==> flow/design.v (excerpt) <==
module multiplier (
    output Ready,
    output Valid,
    output [31:0] R,
    input [15:0] X,
    input [15:0] Y,
    input Clk,
    input Rst
);
Size in the first run: about 1,300 cells after synthesis, roughly 68 I/O pins.
export LEC_CHECK = 0
export ABC_AREA = 1
export CAP_MARGIN = 5
export CORE_ASPECT_RATIO = 1.37
export CORE_MARGIN = 2
export CORE_UTILIZATION = 41
export CTS_CLUSTER_DIAMETER = 382
export CTS_CLUSTER_SIZE = 99
export PLACE_DENSITY = 0.76
export SETUP_SLACK_MARGIN = -0.67
export SLEW_MARGIN = 20
export TNS_END_PERCENT = 10
create_clock -name core_clock -period 13.0 [get_ports {Clk}]
run.sh (not shown) runs the stock make flow with config.mk's settings and CLKGATE_MAP_FILE=.
Rerun with:
CAP_MARGIN = 20   (was 5)
CORE_ASPECT_RATIO = unset   (was 1.37)
CORE_UTILIZATION = 69   (was 41)
CTS_CLUSTER_DIAMETER = unset   (was 382)
PLACE_DENSITY = 0.36   (was 0.76)
SETUP_SLACK_MARGIN = unset   (was -0.67)
TNS_END_PERCENT = unset   (was 10)
clock period = 5.66 ns   (was 13.0 ns; I/O delays follow)
Now the flow did not get past clock tree synthesis with DPL-0038.
Die size decreases by well over a third.
Area after synthesis is unchanged.
Synthesized cell count is unchanged.
Rerun with:
ABC_AREA = unset   (was 1)
CORE_UTILIZATION = 31   (was 69)
CTS_CLUSTER_SIZE = unset   (was 99)
PLACE_DENSITY = unset   (was 0.36)
clock period = 12.7 ns   (was 5.66 ns; I/O delays follow)
After rerunning: This time the run completed with no timing, DRC or antenna violations; synthesized cell count came out higher by 17%; die area came out higher to 2.6 times its value; area after synthesis came out higher by 20%.
Rerun with:
CORE_UTILIZATION = 40   (was 31)
GPL_TIMING_DRIVEN = 0   (was unset)
PLACE_DENSITY_LB_ADDON = 0.01   (was unset)
clock period = 13.0 ns   (was 12.7 ns; I/O delays follow)
Outcome: The changed run completed and failed the layout checks on negative setup slack. Synthesized area does not change. Setup slack gets worse by 520 ps. Power drops slightly. Routed wire length goes up by about a fifth. Final cell count decreases by a few percent. Count of clock-buffer cells in the layout went up by 1. Worst hold slack hardly moves.
Rerun with:
GPL_TIMING_DRIVEN = unset   (was 0)
PLACE_DENSITY_LB_ADDON = unset   (was 0.01)
clock period = 12.7 ns   (was 13.0 ns; I/O delays follow)
What happened: This time the run finished clean. Utilization came out higher by 1.4 points. Design area came out higher by a few percent. Via count fell by a few percent. Global-route usage decreases by 8.0 points. Wire length goes down by about a fifth. Power rises by a few percent. Critical path depth came out higher by 1. Register-to-register slack gets worse by 830 ps. Setup slack gets better by 460 ps. Combinational power increases by a few percent.

== v27 ==
multiplier again, from the RTL that the note above started with.
make LEC_CHECK=0 ABC_AREA=0 CAP_MARGIN=20 CELL_PAD_IN_SITES_DETAIL_PLACEMENT=0 CORE_MARGIN=2 CORE_UTILIZATION=50 CTS_CLUSTER_DIAMETER=234 GPL_ROUTABILITY_DRIVEN=0 GPL_TIMING_DRIVEN=0 HOLD_SLACK_MARGIN=0.09 MAX_ROUTING_LAYER=met4 PLACE_DENSITY_LB_ADDON=0.0 SETUP_SLACK_MARGIN=2.99 SLEW_MARGIN=35 TNS_END_PERCENT=85 finish   # period 15.0 ns
v27 | status: complete | timing, DRC, antenna: pass
### v27 -> v58
Settings: CAP_MARGIN: 20 -> 15; CELL_PAD_IN_SITES_DETAIL_PLACEMENT: 0 -> 1; CELL_PAD_IN_SITES_GLOBAL_PLACEMENT: unset -> 0; PLACE_DENSITY_LB_ADDON: 0.0 -> 0.1; GPL_ROUTABILITY_DRIVEN: 0 -> 1; CORE_UTILIZATION: 50 -> 70; CORE_MARGIN: 2 -> 4.
==> comparison <==
- v58 did not make it past detailed placement (3_5_place_dp), where a tool error ended it.
- From v27 to v58 the numbers moved as follows: die size went down about 23%, core region area went down about 30%, height of the die went down 12%, horizontal die dimension went down 12%.
- | synthesized cell count | v58 vs v27 | ≈ equal |
- Diff v58..v27 | number of buffer cells added on primary ports | unchanged
- Number of placement rows, v27 and v58: lower on v58
- Portion of the post-synthesis area used by sequential elements: v27 vs v58 identical
--- input diff v58..v6 ---
Settings: CELL_PAD_IN_SITES_GLOBAL_PLACEMENT removed (was 0); MAX_ROUTING_LAYER removed (was met4); CAP_MARGIN changed from 15 to 20; SETUP_SLACK_MARGIN removed (was 2.99); CORE_UTILIZATION changed from 70 to 27; HOLD_SLACK_MARGIN removed (was 0.09); CTS_CLUSTER_DIAMETER removed (was 234); GPL_TIMING_DRIVEN removed (was 0); GPL_ROUTABILITY_DRIVEN removed (was 1); CELL_PAD_IN_SITES_DETAIL_PLACEMENT removed (was 1); PLACE_DENSITY_LB_ADDON removed (was 0.1); SLEW_MARGIN changed from 35 to 20; ABC_AREA removed (was 0); TNS_END_PERCENT removed (was 85); CORE_MARGIN changed from 4 to 2; the clock period (ns, I/O delays scaled along) changed from 15.0 to 14.6.
In summary, v6 completed successfully, with a layout that passed the timing, DRC and antenna checks. NOTE routability congestion estimate from global placement v58->v6 decreased by more than 10%. v6 gives more core area than v58 did. On effective utilization at floorplan: between v58 and v6, it ends up lower for v6.

## build 87
multiplier again, from the RTL that the note above started with.
clock: 20.5 ns
lec_check: 0
abc_area: 1
cap_margin: 20
cell_pad_in_sites_detail_placement: 2
core_margin: 5
core_utilization: 64
cts_cluster_diameter: 245
gpl_routability_driven: 0
gpl_timing_driven: 1
hold_slack_margin: 0.08
max_routing_layer: met4
place_density_lb_addon: 0.01
slew_margin: 35
Build 87 never completed; the flow aborted with a tool error in detailed placement (3_5_place_dp).
#### Input delta (build 90 over build 87)
- GPL_TIMING_DRIVEN: 1 -> unset
- CTS_CLUSTER_DIAMETER: 245 -> 28
- CELL_PAD_IN_SITES_DETAIL_PLACEMENT: 2 -> unset
- SLEW_MARGIN: 35 -> 20
- CORE_UTILIZATION: 64 -> 70
- CORE_MARGIN: 5 -> 2
- SETUP_SLACK_MARGIN: unset -> 2.14
- MAX_ROUTING_LAYER: met4 -> unset
- HOLD_SLACK_MARGIN: 0.08 -> unset
- PLACE_DENSITY_LB_ADDON: 0.01 -> unset
- GPL_ROUTABILITY_DRIVEN: 0 -> unset
- the clock period (ns, I/O delays scaled along): 20.5 -> 8.75
==> results <==
Build 90 | ERROR | clock tree synthesis (4_1_cts)
Build 90 does better than build 87 on core outline area.
The synthesized area on build 87 is in line with that on build 90.
Looking at chip footprint across both flows, build 90 is the stronger of the two, with build 87 trailing.
Die boundary width in build 90 is 8.6% below build 87.
Input changes introduced in build 35 (baseline for comparison: build 90):
- ABC_AREA: 1 -> unset
- CTS_CLUSTER_DIAMETER: 28 -> unset
- SETUP_SLACK_MARGIN: 2.14 -> unset
- CORE_UTILIZATION: 70 -> 57
- the clock period (ns, I/O delays scaled along): 8.75 -> 7.03
## What came out
Completing all stages was not enough for build 35: its layout failed the final checks because of negative setup slack.
Build 35: synthesized-area fraction occupied by and/or/nand/nor cells 0.45 points below build 90
Relative to build 90, synthesized cell count has gone up in build 35.
Build 35 does worse than build 90 on die area.
Going from build 90 to build 35, number of cell rows increased by 21% relative to the old numbers, area reported by Yosys stat went up 20%, synthesized area picked up an extra about 20%, total core area increased about 50%, multiplexer fraction of the synthesized cell area up 1.8 points.

Starting RTL as in the previous note.
clock: 14.3 ns
lec_check: 0
cap_margin: 20
cell_pad_in_sites_detail_placement: 0
core_aspect_ratio: 1.88
core_margin: 2
core_utilization: 28
cts_cluster_size: 75
min_routing_layer: met2
setup_slack_margin: 0.69
slew_margin: 10
tns_end_percent: 70
Edit:
CELL_PAD_IN_SITES_DETAIL_PLACEMENT = not set   (was 0)
CORE_ASPECT_RATIO = not set   (was 1.88)
CORE_UTILIZATION = 65   (was 28)
CTS_CLUSTER_SIZE = not set   (was 75)
MIN_ROUTING_LAYER = not set   (was met2)
SETUP_SLACK_MARGIN = -0.67   (was 0.69)
SLEW_MARGIN = 20   (was 10)
TNS_END_PERCENT = 40   (was 70)
clock period = 11.1 ns   (was 14.3 ns; I/O delays follow)
Outcome: The new run finished but failed the layout checks on setup timing; critical path depth grows by 3; hold slack is worse by 3.6 ps; via count decreases by about a fifth; final area increases slightly.
Edit:
CORE_UTILIZATION = 58   (was 65)
SETUP_SLACK_MARGIN = 1.26   (was -0.67)
clock period = 7.09 ns   (was 11.1 ns; I/O delays follow)
Result: The new run finished but fails on setup timing; cell count climbs by a few percent; global-route usage drops by 5.7 points; design area climbs by a little under a tenth; clock skew is about the same; sequential share of layout area drops by 0.36 points.

Starting RTL as in the previous note.
==> flow/design.v (excerpt) <==
module multiplier (
    output Ready,
    output Valid,
    output [31:0] R,
    input [15:0] X,
    input [15:0] Y,
    input Clk,
    input Rst
);
    wire [31:0] tmpR;
    Mul mul_1 (tmpR, X, Y);
    Outputer o_0 (Ready, Valid, R, tmpR, Clk, Rst);
endmodule
Settings: LEC_CHECK=0, ABC_AREA=0, CAP_MARGIN=35, CELL_PAD_IN_SITES_DETAIL_PLACEMENT=0, CORE_MARGIN=2, CORE_UTILIZATION=50, CTS_CLUSTER_DIAMETER=329, CTS_CLUSTER_SIZE=98, GPL_ROUTABILITY_DRIVEN=0, HOLD_SLACK_MARGIN=0.24, MAX_ROUTING_LAYER=met4, PLACE_DENSITY_LB_ADDON=0.3, SLEW_MARGIN=30, TNS_END_PERCENT=5; clock period 15.0 ns.
The starting point passed the timing, DRC and antenna checks.
Next try:
- CAP_MARGIN: 35 -> 20
- CORE_UTILIZATION: 50 -> 66
- CTS_CLUSTER_DIAMETER: 329 -> 119
- CTS_CLUSTER_SIZE: 98 -> 59
- HOLD_SLACK_MARGIN: 0.24 -> -0.1
- PLACE_DENSITY_LB_ADDON: 0.3 -> 0.0
- SETUP_SLACK_MARGIN: default -> 2.99
- TNS_END_PERCENT: 5 -> 85
Total power goes up by 26%.
Hold slack is about the same.
Sequential cell count does not change.
Clock skew grows by 0.0033 ns.
Design area grows by 4.5%.
Core utilization goes up by 23 points.
Routed wire length increases by 0.93%.
Maximum frequency increases by 6.2%.

run 1:
Starting RTL as in the previous note.
export LEC_CHECK = 0
export CAP_MARGIN = 20
export CORE_MARGIN = 2
export CORE_UTILIZATION = 70
export CTS_CLUSTER_SIZE = 56
export PLACE_DENSITY_LB_ADDON = 0.28
export SETUP_SLACK_MARGIN = -0.67
export SLEW_MARGIN = 20
export TNS_END_PERCENT = 40
create_clock -name core_clock -period 11.1 [get_ports {Clk}]
As the logs show, run 1 stopped at global routing (5_1_grt) after a tool error, so it never reached the end of the flow.
diff inputs: run 1 => run 2
# run 1
export LEC_CHECK = 0
export CAP_MARGIN = 20
export CORE_MARGIN = 2
export CORE_UTILIZATION = 70
export CTS_CLUSTER_SIZE = 56
export PLACE_DENSITY_LB_ADDON = 0.28
export SETUP_SLACK_MARGIN = -0.67
export SLEW_MARGIN = 20
export TNS_END_PERCENT = 40
create_clock -name core_clock -period 11.1 [get_ports {Clk}]
# run 2
export LEC_CHECK = 0
export ABC_AREA = 1
export CAP_MARGIN = 20
export CORE_MARGIN = 2
export CORE_UTILIZATION = 70
export CTS_CLUSTER_DIAMETER = 29
export SETUP_SLACK_MARGIN = 2.14
export SLEW_MARGIN = 20
create_clock -name core_clock -period 8.75 [get_ports {Clk}]
Results
In the summary table, run 2 is marked failed, with error DPL-0038 raised in clock tree synthesis (4_1_cts). | post-synthesis instance total | higher: run 1 |. Of run 2 and run 1, it is run 2 that has the lower die size. Looking at total instance count after detailed placement, run 2 sits 203 below run 1. Post-synthesis sequential element count of run 2 is on par with run 1. Run 2 vs. run 1: area of the mapped netlist fell by about 17%; share of synthesized cell area in and, or, nand and nor gates grew by 0.45 points. Run 2 vs run 1: unique cell type count in the Yosys netlist down by more than a quarter. From run 1 to run 2 the numbers moved as follows: yosys stat chip area went down about 17%, placement-stage cell area went down 11%.
Input-level comparison between run 3 and run 2:
# run 2
export LEC_CHECK = 0
export ABC_AREA = 1
export CAP_MARGIN = 20
export CORE_MARGIN = 2
export CORE_UTILIZATION = 70
export CTS_CLUSTER_DIAMETER = 29
export SETUP_SLACK_MARGIN = 2.14
export SLEW_MARGIN = 20
create_clock -name core_clock -period 8.75 [get_ports {Clk}]
# run 3
export LEC_CHECK = 0
export ABC_AREA = 1
export CAP_MARGIN = 20
export CORE_MARGIN = 2
export CORE_UTILIZATION = 69
export SLEW_MARGIN = 20
create_clock -name core_clock -period 8.47 [get_ports {Clk}]
==> results <==
Summary of run 3 over run 2: area after synthesis stayed essentially flat; last weighted congestion value of the routability-driven placer fell by 3.9%. Between run 2 and run 3, chip height is lower for run 2, run 3 comes in above that. Between run 3 and run 2, the number of placed instances with taps included figures differ only marginally. Across both runs, pre-placement core utilization was lower for run 3 than for run 2. Flow for run 3 halted at clock tree synthesis (4_1_cts), error code DPL-0038. The die size number comes out higher for run 3 vs run 2.

the previous run:
multiplier again, from the RTL that the note above started with.
==> flow/config.mk <==
export PLATFORM = sky130hd
export DESIGN_NAME = multiplier
export DESIGN_NICKNAME = multiplier
export VERILOG_FILES = /design/flow/design.v
export SDC_FILE = /design/flow/constraint.sdc
export NUM_CORES = 4
export LEC_CHECK = 0
export CAP_MARGIN = 20
export CELL_PAD_IN_SITES_DETAIL_PLACEMENT = 2
export CORE_ASPECT_RATIO = 1.88
export CORE_MARGIN = 2
export CORE_UTILIZATION = 32
export CTS_CLUSTER_SIZE = 75
export MIN_ROUTING_LAYER = met1
export SLEW_MARGIN = 30
==> flow/constraint.sdc <==
create_clock -name core_clock -period 14.3 [get_ports {Clk}]
set_input_delay 2.8600 -clock core_clock [delete_from_list [all_inputs] [get_ports {Clk}]]
set_output_delay 2.8600 -clock core_clock [all_outputs]
set_load 0.01 [all_outputs]
Final checks on the previous run, whose flow otherwise completed, came back failing, citing negative setup slack.
## Diff of input files: the current run against the previous run
- clearing CELL_PAD_IN_SITES_DETAIL_PLACEMENT, which used to be 2
- swapping 32 for 40 in CORE_UTILIZATION
- clearing CTS_CLUSTER_SIZE, which used to be 75
- clearing CORE_ASPECT_RATIO, which used to be 1.88
- swapping 30 for 20 in SLEW_MARGIN
- clearing MIN_ROUTING_LAYER, which used to be met1
- swapping 14.3 for 13.0 in the clock period (ns, I/O delays scaled along)
### Flow results
The current run ended with every stage complete and zero timing, DRC or antenna violations.
Per the comparison of the current run with the previous run, post-route cell area moved up, wire length of the first global-routing pass moved down, power moved down.

multiplier again, from the RTL that the note above started with.
## multiplier
module multiplier (
    output Ready,
    output Valid,
    output [31:0] R,
    input [15:0] X,
    input [15:0] Y,
    input Clk,
    input Rst
);
clock: 4.9 ns
lec_check: 0
abc_area: 1
cap_margin: 20
core_margin: 2
core_utilization: 69
cts_cluster_diameter: 288
cts_cluster_size: 99
place_density: 0.36
slew_margin: 20
tns_end_percent: 10
The baseline did not get past clock tree synthesis (4_1_cts) (DPL-0038).
Rerun with:
Settings changed: ABC_AREA 1 to default, CORE_UTILIZATION 69 to 66, CTS_CLUSTER_DIAMETER 288 to default, CTS_CLUSTER_SIZE 99 to default, PLACE_DENSITY 0.36 to default, SETUP_SLACK_MARGIN from default to 2.14, TNS_END_PERCENT 10 to default.
Clock period 4.9 ns to 8.75 ns, I/O delays scaled along.
=>
- The new run failed in global routing (5_1_grt), error GRT-0116
- area after synthesis came out higher by 20%
- die area goes up by 24%
- synthesized cell count went up by 17%

the baseline:
multiplier again, from the RTL that the note above started with.
Settings: LEC_CHECK=0, ABC_AREA=1, CAP_MARGIN=20, CORE_ASPECT_RATIO=0.7, CORE_MARGIN=2, CORE_UTILIZATION=72, CTS_CLUSTER_DIAMETER=305, CTS_CLUSTER_SIZE=99, PLACE_DENSITY=0.36, SLEW_MARGIN=20; clock period 5.66 ns.
The baseline failed in 4_1_cts with DPL-0038.
## Diff of input files: the candidate against the baseline
- clearing CORE_ASPECT_RATIO, which used to be 0.7
- swapping 72 for 70 in CORE_UTILIZATION
- putting SETUP_SLACK_MARGIN at 2.14 where nothing was set
- clearing CTS_CLUSTER_SIZE, which used to be 99
- clearing PLACE_DENSITY, which used to be 0.36
- swapping 305 for 27 in CTS_CLUSTER_DIAMETER
- swapping 5.66 for 8.75 in the clock period (ns, I/O delays scaled along)
### Flow results
The candidate vs the baseline: die boundary width down by more than 10%. Cell row count on the candidate is up relative to the baseline. Across the baseline and the candidate, no clean finish was achieved. FAIL the candidate @ 4_1_cts: tool exited with error. Standard cell area after detailed placement for the candidate is higher than for the baseline. Relative to the baseline, the overall die height measured on the candidate has increased by more than 10%. The floorplan core area of the candidate was inferior to that of the baseline. Compared with the baseline, half-perimeter wire length of the detailed placement result in the candidate decreased by a little under 10%.
Power is estimated from default activity; no workload was simulated.
